// cordic
module cordic(
        clk_in,
        reset_n,
        ena,
        phase_in,
        phase_out,
        cos_o,
        sin_o
        );
Size: roughly 4200 cells after synthesis, roughly 600 flip-flops, about 36000 µm² of cells after synthesis.
make LEC_CHECK=0 CAP_MARGIN=20 CORE_MARGIN=2 CORE_UTILIZATION=57 CTS_CLUSTER_SIZE=64 SETUP_SLACK_MARGIN=0.95 SLEW_MARGIN=20 finish   # period 3.48 ns
run.sh (not shown) runs the stock make flow with config.mk's settings and CLKGATE_MAP_FILE=.
The starting point ran to the end with violations: setup timing.
Next try:
CORE_UTILIZATION = 66   (was 57)
CTS_CLUSTER_SIZE = not set   (was 64)
SETUP_SLACK_MARGIN = not set   (was 0.95)
The new run finished with setup timing left.
Synthesized area is unchanged.
Final cell count decreases by 2.8%.
Wire length is higher by 2.1%.
Cell area is lower by 5.2%.
Global-route usage increases by 3.8 points.
Maximum frequency went down by 2.9%.
Core utilization went up by 7.2 points.
Non-clock buffer count went down by 13.
Next try:
ABC_AREA = 1   (was not set)
CORE_UTILIZATION = 40   (was 66)
SETUP_SLACK_MARGIN = -0.1   (was not set)
clock period = 3.84 ns   (was 3.48 ns; I/O delays follow)
This time the run went through all stages and came out clean.
Clock-buffer cell count is higher by 5.
Core utilization goes down by 40 points.
Wire length increases by 1.6%.
Global-route usage drops by 11 points.
Cell area came out lower by 5.4%.
Next try:
ABC_AREA = not set   (was 1)
CORE_UTILIZATION = 57   (was 40)
CTS_CLUSTER_SIZE = 64   (was not set)
SETUP_SLACK_MARGIN = -0.33   (was -0.1)
TNS_END_PERCENT = 5   (was not set)
clock period = 3.48 ns   (was 3.84 ns; I/O delays follow)
Effect: Now the flow finished with setup timing left; first-iteration DRC count shrinks by about 17%; hold slack gets better by 0.0070 ns; synthesized cell count shrinks by about 26%; fmax shrinks by about 4.5%.
Next try:
ABC_AREA = 1   (was not set)
CORE_UTILIZATION = 72   (was 57)
CTS_CLUSTER_SIZE = not set   (was 64)
MAX_ROUTING_LAYER = met4   (was not set)
PLACE_DENSITY = 0.65   (was not set)
SETUP_SLACK_MARGIN = not set   (was -0.33)
TNS_END_PERCENT = not set   (was 5)
clock period = 3.26 ns   (was 3.48 ns; I/O delays follow)
The changed run passed the timing, DRC and antenna checks.
Cell count rises by 16%.
Synthesized cell count rises by 35%.
Worst setup slack gains 0.33 ns.
Global-route usage rises by 11 points.
Register-to-register slack gains 0.33 ns.
Die size falls by 14%.
Design area falls by 0.57%.
Non-clock buffer count falls by 445.

========
rev 12:
Starting RTL as in the previous note.
Settings: LEC_CHECK=0, CAP_MARGIN=20, CORE_MARGIN=2, CORE_UTILIZATION=64, SLEW_MARGIN=20; clock period 3.47 ns.
Rev 12 finished every stage; the final checks, however, were not passed, the failures being setup timing.
### rev 12 -> rev 13
- SETUP_SLACK_MARGIN: unset -> 0.81
- ABC_AREA: unset -> 1
- CORE_UTILIZATION: 64 -> 72
- the clock period (ns, I/O delays scaled along): 3.47 -> 3.19
Results
The remaining runs in rev 12 and rev 13 completed every stage, whereas rev 13 halted early.
Rev 12 had finished all stages when the layout checks came back failing, citing setup timing.
[compare] base=rev 12 new=rev 13: xor and xnor area share after synthesis has decreased, setup fix buffers added after clock tree synthesis has increased, per-instance average area after synthesis has decreased.
Worst slack after detailed placement, rev 12 and rev 13: smaller value in rev 12
Compare rev 12 and rev 13 | post-synthesis share of cell area spent on and-or and or-and gates higher: rev 12
The die area of rev 13 falls short of that of rev 12 by 2100 um2.
Rev 13 against rev 12: number of rows created at floorplan shrank by 2, initial core utilization has increased.

========
cordic again, from the RTL that the note above started with.
clock: 3.93 ns
lec_check: 0
abc_area: 1
cap_margin: 20
core_margin: 2
core_utilization: 57
slew_margin: 20
The baseline ran to the end with no violations.
==> next run, changes <==
--- a/flow/config.mk
+++ b/flow/config.mk
@@ -10,3 +10,5 @@
 export CORE_MARGIN = 2
-export CORE_UTILIZATION = 57
+export CORE_UTILIZATION = 66
+export CTS_CLUSTER_DIAMETER = 271
+export MAX_ROUTING_LAYER = met4
 export SLEW_MARGIN = 20
==> flow/constraint.sdc (replaced) <==
create_clock -name core_clock -period 2.61 [get_ports {clk_in}]
set_input_delay 0.5220 -clock core_clock [delete_from_list [all_inputs] [get_ports {clk_in}]]
set_output_delay 0.5220 -clock core_clock [all_outputs]
set_load 0.01 [all_outputs]
=> The changed run died in global routing, error GRT-0232. Synthesized cell count stays the same. Synthesized area stays the same. Die area goes down by about 13%.
==> next run, changes <==
--- a/flow/config.mk
+++ b/flow/config.mk
@@ -7,8 +7,6 @@
 export LEC_CHECK = 0
-export ABC_AREA = 1
 export CAP_MARGIN = 20
+export CORE_ASPECT_RATIO = 0.96
 export CORE_MARGIN = 2
-export CORE_UTILIZATION = 66
-export CTS_CLUSTER_DIAMETER = 271
-export MAX_ROUTING_LAYER = met4
+export CORE_UTILIZATION = 31
 export SLEW_MARGIN = 20
==> flow/constraint.sdc (replaced) <==
create_clock -name core_clock -period 5.0 [get_ports {clk_in}]
set_input_delay 1.0000 -clock core_clock [delete_from_list [all_inputs] [get_ports {clk_in}]]
set_output_delay 1.0000 -clock core_clock [all_outputs]
set_load 0.01 [all_outputs]
The new run finished with timing, DRC and antenna clean. Die area is higher by 95%. Synthesized cell count is lower by 26%. Area after synthesis is lower by 7.8%.

========
build 41:
The RTL this note starts from:
==> flow/design.v <==
module cordic(
        clk_in,
        reset_n,
        ena,
        phase_in,
        phase_out,
        cos_o,
        sin_o
        );
  parameter dat_width = 16, pha_width =16, pipeline = 10;
  input clk_in, reset_n, ena;
  input [pha_width-1 : 0] phase_in;
  output [pha_width-1 : 0] phase_out;
  output [dat_width-1 : 0] cos_o, sin_o;
  reg [dat_width-1 : 0] x[pipeline :0];
  reg [dat_width-1 : 0] y[pipeline :0];
  reg [pha_width-1 : 0] z[pipeline :0];
  reg [pha_width-1 : 0] phase_tmp[pipeline :0];
  wire [dat_width-1:0] amp;
  wire [pha_width-1:0] atan [32:0];
  assign amp = 32'd1304065887 >>(32-dat_width);       
  assign atan[0] = 32'd536870912 >>(32-pha_width);    
	assign atan[1] = 32'd316933407 >>(32-pha_width);    
	assign atan[2]	= 32'd167458907 >>(32-pha_width);    
	assign atan[3]= 32'd85004756 >>(32-pha_width);      
	assign atan[4]= 32'd42667331 >>(32-pha_width);      
	assign atan[5]= 32'd21354465 >>(32-pha_width);      
	assign atan[6]= 32'd10679838 >>(32-pha_width);      
	assign atan[7]= 32'd5340245 >>(32-pha_width);       
	assign atan[8]= 32'd2670163 >>(32-pha_width);       
	assign atan[9]= 32'd1335087 >>(32-pha_width);       
	assign atan[10]= 32'd667544 >>(32-pha_width);       
	assign atan[11]= 32'd333772 >>(32-pha_width);       
	assign atan[12]= 32'd166886 >>(32-pha_width);       
	assign atan[13]= 32'd83443 >>(32-pha_width);       
	assign atan[14]= 32'd41722 >>(32-pha_width);       
	assign atan[15]= 32'd20861 >>(32-pha_width);       
	assign atan[16]= 32'd10430 >>(32-pha_width);       
	assign atan[17]= 32'd5215 >>(32-pha_width);       
	assign atan[18]= 32'd2608 >>(32-pha_width);       
	assign atan[19]= 32'd1304 >>(32-pha_width);       
	assign atan[20]= 32'd652 >>(32-pha_width);       
	assign atan[21]= 32'd326 >>(32-pha_width);      
	assign atan[22]= 32'd163 >>(32-pha_width);
	assign atan[23]= 32'd81 >>(32-pha_width);
	assign atan[24]= 32'd41 >>(32-pha_width);
	assign atan[25]= 32'd20 >>(32-pha_width);
	assign atan[26]= 32'd10 >>(32-pha_width);
	assign atan[27]= 32'd5 >>(32-pha_width);
	assign atan[28]= 32'd3 >>(32-pha_width);
	assign atan[29]= 32'd1 >>(32-pha_width);
	assign atan[30]= 32'd1 >>(32-pha_width);
	assign atan[31]= 32'd0 >>(32-pha_width);
	assign atan[32]= 32'd0 >>(32-pha_width);
always @(posedge clk_in )
begin
  if( !reset_n )   
  begin
     x[0] <= 0;
      y[0] <= 0;
      z[0] <= 0;
      phase_tmp[0] <=  0;
  end
  else
  begin
      x[0] <= amp;
      y[0] <= 0;
      z[0] <= { 2'b0, phase_in[pha_width-3 : 0]};
      phase_tmp[0] <=  phase_in;                  
  end    
end
genvar i;
  wire [dat_width-1 : 0] x_tmp[pipeline-1 :0];
  wire [dat_width-1 : 0] y_tmp[pipeline-1 :0];
  wire [pha_width-1 : 0] z_tmp[pipeline-1 :0];
generate for(i=1;i<=pipeline;i=i+1) begin:cordic_core  
  cordic_step #(dat_width,pha_width,i) cordic_step_inst(x[i-1],y[i-1],z[i-1],atan[i-1],x_tmp[i-1],y_tmp[i-1],z_tmp[i-1]);
  always @(posedge clk_in)
  begin
   if(!reset_n)
   begin
      x[i] <= 0;
      y[i] <= 0;
      z[i] <= 0;
      phase_tmp[i]<=0;
   end
   else 
   begin             
      x[i] <= x_tmp[i-1];     
      y[i] <= y_tmp[i-1];     
      z[i] <= z_tmp[i-1]; 
      phase_tmp[i] <= phase_tmp[i-1];      
   end        
  end
end
endgenerate
reg [dat_width-1 : 0] cos_o, sin_o;
reg [pha_width-1 : 0] phase_out;
wire [pha_width-1:0] quad_tmp;
wire [1:0] quad;
assign quad_tmp = phase_tmp[pipeline];
assign quad = quad_tmp[pha_width-1: pha_width-2];
wire [dat_width-1 : 0] x_o_wire, y_o_wire;
wire [dat_width-1 : 0] x_o_wire_tmp, y_o_wire_tmp;
assign x_o_wire_tmp = x[pipeline];
assign y_o_wire_tmp = y[pipeline];
assign x_o_wire = x_o_wire_tmp[dat_width-1] ? {(dat_width){1'b0}} : x[pipeline];
assign y_o_wire = y_o_wire_tmp[dat_width-1] ? {(dat_width){1'b0}} : y[pipeline];
always @(posedge clk_in)
begin
  if( !reset_n)
  begin
    cos_o <= 0;
    sin_o <= 0;
    phase_out <= 0;    
  end
  else    
  begin
    case( quad[1:0] )
      2'b00:begin
            cos_o <= x_o_wire; 
            sin_o <= y_o_wire; 
            end
      2'b01:begin
            cos_o <= ~y_o_wire + 1'b1;
            sin_o <= x_o_wire;
            end
      2'b10:begin
            cos_o <= ~x_o_wire + 1'b1;
            sin_o <= ~y_o_wire + 1'b1;
            end
      2'b11:begin
            cos_o <= y_o_wire;
            sin_o <= ~x_o_wire + 1'b1;
            end
      default:begin
            cos_o <= x_o_wire;
            sin_o <= y_o_wire;
            end
    endcase
    phase_out <= phase_tmp[pipeline];
  end
end
endmodule
module cordic_step(
  dat_a,
  dat_b,
  dat_c,
  dat_pha,
  out_a,
  out_b,
  out_c
  );
  parameter dat_width = 16, pha_width = 16, pipe_index = 3;
  input [dat_width-1:0] dat_a, dat_b;
  input [pha_width-1:0] dat_c;
  input [pha_width-1:0] dat_pha;
  output[dat_width-1:0] out_a, out_b;
  output [pha_width-1:0] out_c;
  wire [dat_width:0] out_a_tmp1, out_a_tmp2, out_a_tmp3, out_b_tmp1, out_b_tmp2, out_b_tmp3;
  wire [pha_width-1:0] out_c_tmp1,out_c_tmp2 ;
  wire [1:0] ov_a,ov_b;
generate
  if(pipe_index == 6'b1 )
  begin
    assign out_a_tmp1 = { dat_a[dat_width-1], dat_a} + { dat_b[dat_width-1], dat_b};
    assign out_b_tmp1 = { dat_b[dat_width-1], dat_b} - { dat_a[dat_width-1], dat_a};
    assign out_c_tmp1 = dat_c + dat_pha;
    assign out_a_tmp2 = { dat_a[dat_width-1], dat_a} - { dat_b[dat_width-1], dat_b};
    assign out_b_tmp2 = { dat_b[dat_width-1], dat_b} + { dat_a[dat_width-1], dat_a};
    assign out_c_tmp2 = dat_c - dat_pha;
  end
  else
  begin
     assign out_a_tmp1 = { dat_a[dat_width-1], dat_a} + { { (pipe_index){dat_b[dat_width-1]} }, dat_b[dat_width-1: (pipe_index-1)] } ;
     assign out_b_tmp1 = { dat_b[dat_width-1], dat_b} - { { (pipe_index){dat_a[dat_width-1]} }, dat_a[dat_width-1: (pipe_index-1)] } ;
     assign out_c_tmp1 = dat_c + dat_pha;
     assign out_a_tmp2 = { dat_a[dat_width-1], dat_a} - { { (pipe_index){dat_b[dat_width-1]} }, dat_b[dat_width-1: (pipe_index-1)] } ;
     assign out_b_tmp2 = { dat_b[dat_width-1], dat_b} + { { (pipe_index){dat_a[dat_width-1]} }, dat_a[dat_width-1: (pipe_index-1)] } ;
     assign out_c_tmp2 = dat_c - dat_pha;
  end
  assign out_a_tmp3 = dat_c[pha_width-1] ? out_a_tmp1 :out_a_tmp2;
  assign out_b_tmp3 = dat_c[pha_width-1] ? out_b_tmp1 :out_b_tmp2;
endgenerate
  assign ov_a = out_a_tmp3[dat_width:dat_width-1];
  assign ov_b = out_b_tmp3[dat_width:dat_width-1];
  assign out_a = ~^ ov_a ? (out_a_tmp3[dat_width-1:0]):(ov_a[1] ? {1'b1, {(dat_width-1){1'b0}} } : {1'b0, {(dat_width-1){1'b1}} } );
  assign out_b = ~^ ov_b ? (out_b_tmp3[dat_width-1:0]):(ov_b[1] ? {1'b1, {(dat_width-1){1'b0}} } : {1'b0, {(dat_width-1){1'b1}} } );
  assign out_c = dat_c[pha_width-1] ? out_c_tmp1 :out_c_tmp2;
endmodule
clock: 3.28 ns
lec_check: 0
abc_area: 0
cap_margin: 20
cell_pad_in_sites_detail_placement: 0
core_margin: 2
core_utilization: 70
cts_cluster_size: 35
gpl_timing_driven: 1
min_routing_layer: met1
setup_slack_margin: 0.49
slew_margin: 20
Run status, build 41: aborted in global routing, error GRT-0232
Modified inputs, build 56 compared to build 41
# build 41
export LEC_CHECK = 0
export ABC_AREA = 0
export CAP_MARGIN = 20
export CELL_PAD_IN_SITES_DETAIL_PLACEMENT = 0
export CORE_MARGIN = 2
export CORE_UTILIZATION = 70
export CTS_CLUSTER_SIZE = 35
export GPL_TIMING_DRIVEN = 1
export MIN_ROUTING_LAYER = met1
export SETUP_SLACK_MARGIN = 0.49
export SLEW_MARGIN = 20
create_clock -name core_clock -period 3.28 [get_ports {clk_in}]
# build 56
export LEC_CHECK = 0
export ABC_AREA = 1
export CAP_MARGIN = 20
export CELL_PAD_IN_SITES_DETAIL_PLACEMENT = 0
export CORE_MARGIN = 2
export CORE_UTILIZATION = 70
export CTS_CLUSTER_DIAMETER = 363
export CTS_CLUSTER_SIZE = 72
export GPL_TIMING_DRIVEN = 1
export MIN_ROUTING_LAYER = met1
export PLACE_DENSITY_LB_ADDON = 0.16
export SETUP_SLACK_MARGIN = 0.75
export SLEW_MARGIN = 20
create_clock -name core_clock -period 2.53 [get_ports {clk_in}]
Build 56 failed in global routing with GRT-0116.
Going from build 41 to build 56, core outline area now larger; chip area in the Yosys report now larger; synthesized area per cell now smaller; portion of the post-synthesis area used by sequential elements now smaller; distinct cell type count after synthesis now smaller.
Total setup buffers inserted after CTS, build 56 and build 41: larger value in build 56
Build 56 ends up with a synthesized area that is 8.5% higher than in build 41.
Build 56 ends up with a simple-gate area share of the yosys netlist that is 10 points higher than in build 41.
Relative to build 56, the following input files were edited for build 39:
# build 56
export LEC_CHECK = 0
export ABC_AREA = 1
export CAP_MARGIN = 20
export CELL_PAD_IN_SITES_DETAIL_PLACEMENT = 0
export CORE_MARGIN = 2
export CORE_UTILIZATION = 70
export CTS_CLUSTER_DIAMETER = 363
export CTS_CLUSTER_SIZE = 72
export GPL_TIMING_DRIVEN = 1
export MIN_ROUTING_LAYER = met1
export PLACE_DENSITY_LB_ADDON = 0.16
export SETUP_SLACK_MARGIN = 0.75
export SLEW_MARGIN = 20
create_clock -name core_clock -period 2.53 [get_ports {clk_in}]
# build 39
export LEC_CHECK = 0
export ABC_AREA = 0
export CAP_MARGIN = 20
export CELL_PAD_IN_SITES_DETAIL_PLACEMENT = 0
export CORE_MARGIN = 2
export CORE_UTILIZATION = 72
export GPL_TIMING_DRIVEN = 1
export MIN_ROUTING_LAYER = met1
export PLACE_DENSITY = 0.66
export SETUP_SLACK_MARGIN = 0.49
export SLEW_MARGIN = 20
create_clock -name core_clock -period 3.28 [get_ports {clk_in}]
## What came out
| pre-CTS setup slack | build 39 vs build 56 | worse |
Cell area after synthesis delta for build 39 relative to build 56: about 8% lower
Across build 39 and build 56, no clean finish was achieved.
Build 39 is listed as incomplete: the tool reported an error in clock tree synthesis and the run ended there.
Summary of build 39 over build 56: share of synthesized cell area in and-or and or-and compound cells went up; distinct cell type count of the synthesized netlist went up by 45; vertical extent of the die now sits lower.
--- input diff build 39..build 94 ---
# build 39
export LEC_CHECK = 0
export ABC_AREA = 0
export CAP_MARGIN = 20
export CELL_PAD_IN_SITES_DETAIL_PLACEMENT = 0
export CORE_MARGIN = 2
export CORE_UTILIZATION = 72
export GPL_TIMING_DRIVEN = 1
export MIN_ROUTING_LAYER = met1
export PLACE_DENSITY = 0.66
export SETUP_SLACK_MARGIN = 0.49
export SLEW_MARGIN = 20
create_clock -name core_clock -period 3.28 [get_ports {clk_in}]
# build 94
export LEC_CHECK = 0
export ABC_AREA = 1
export CAP_MARGIN = 20
export CELL_PAD_IN_SITES_DETAIL_PLACEMENT = 0
export CORE_MARGIN = 2
export CORE_UTILIZATION = 66
export GPL_TIMING_DRIVEN = 1
export HOLD_SLACK_MARGIN = 0.29
export MIN_ROUTING_LAYER = met1
export SETUP_SLACK_MARGIN = -0.25
export SLEW_MARGIN = 20
create_clock -name core_clock -period 2.52 [get_ports {clk_in}]
Results
The higher area fraction in and, or, nand and nor cells of build 94 and build 39 is in build 94.
Die size was lower in the run labelled build 39.
[build 94] flow finished | final checks: failed | reasons: max-capacitance violations, max-slew violations, negative setup slack
Core utilization at floorplan: build 94 vs build 39 down 6.0 points
Compared with build 39, build 94 shows a lower register area share after synthesis.
Relative to build 39, placement-stage cell area increased by about 13% in build 94.
Diff build 94 and build 39: die span in y lower in build 39
Placer's final routability congestion estimate (higher): build 94
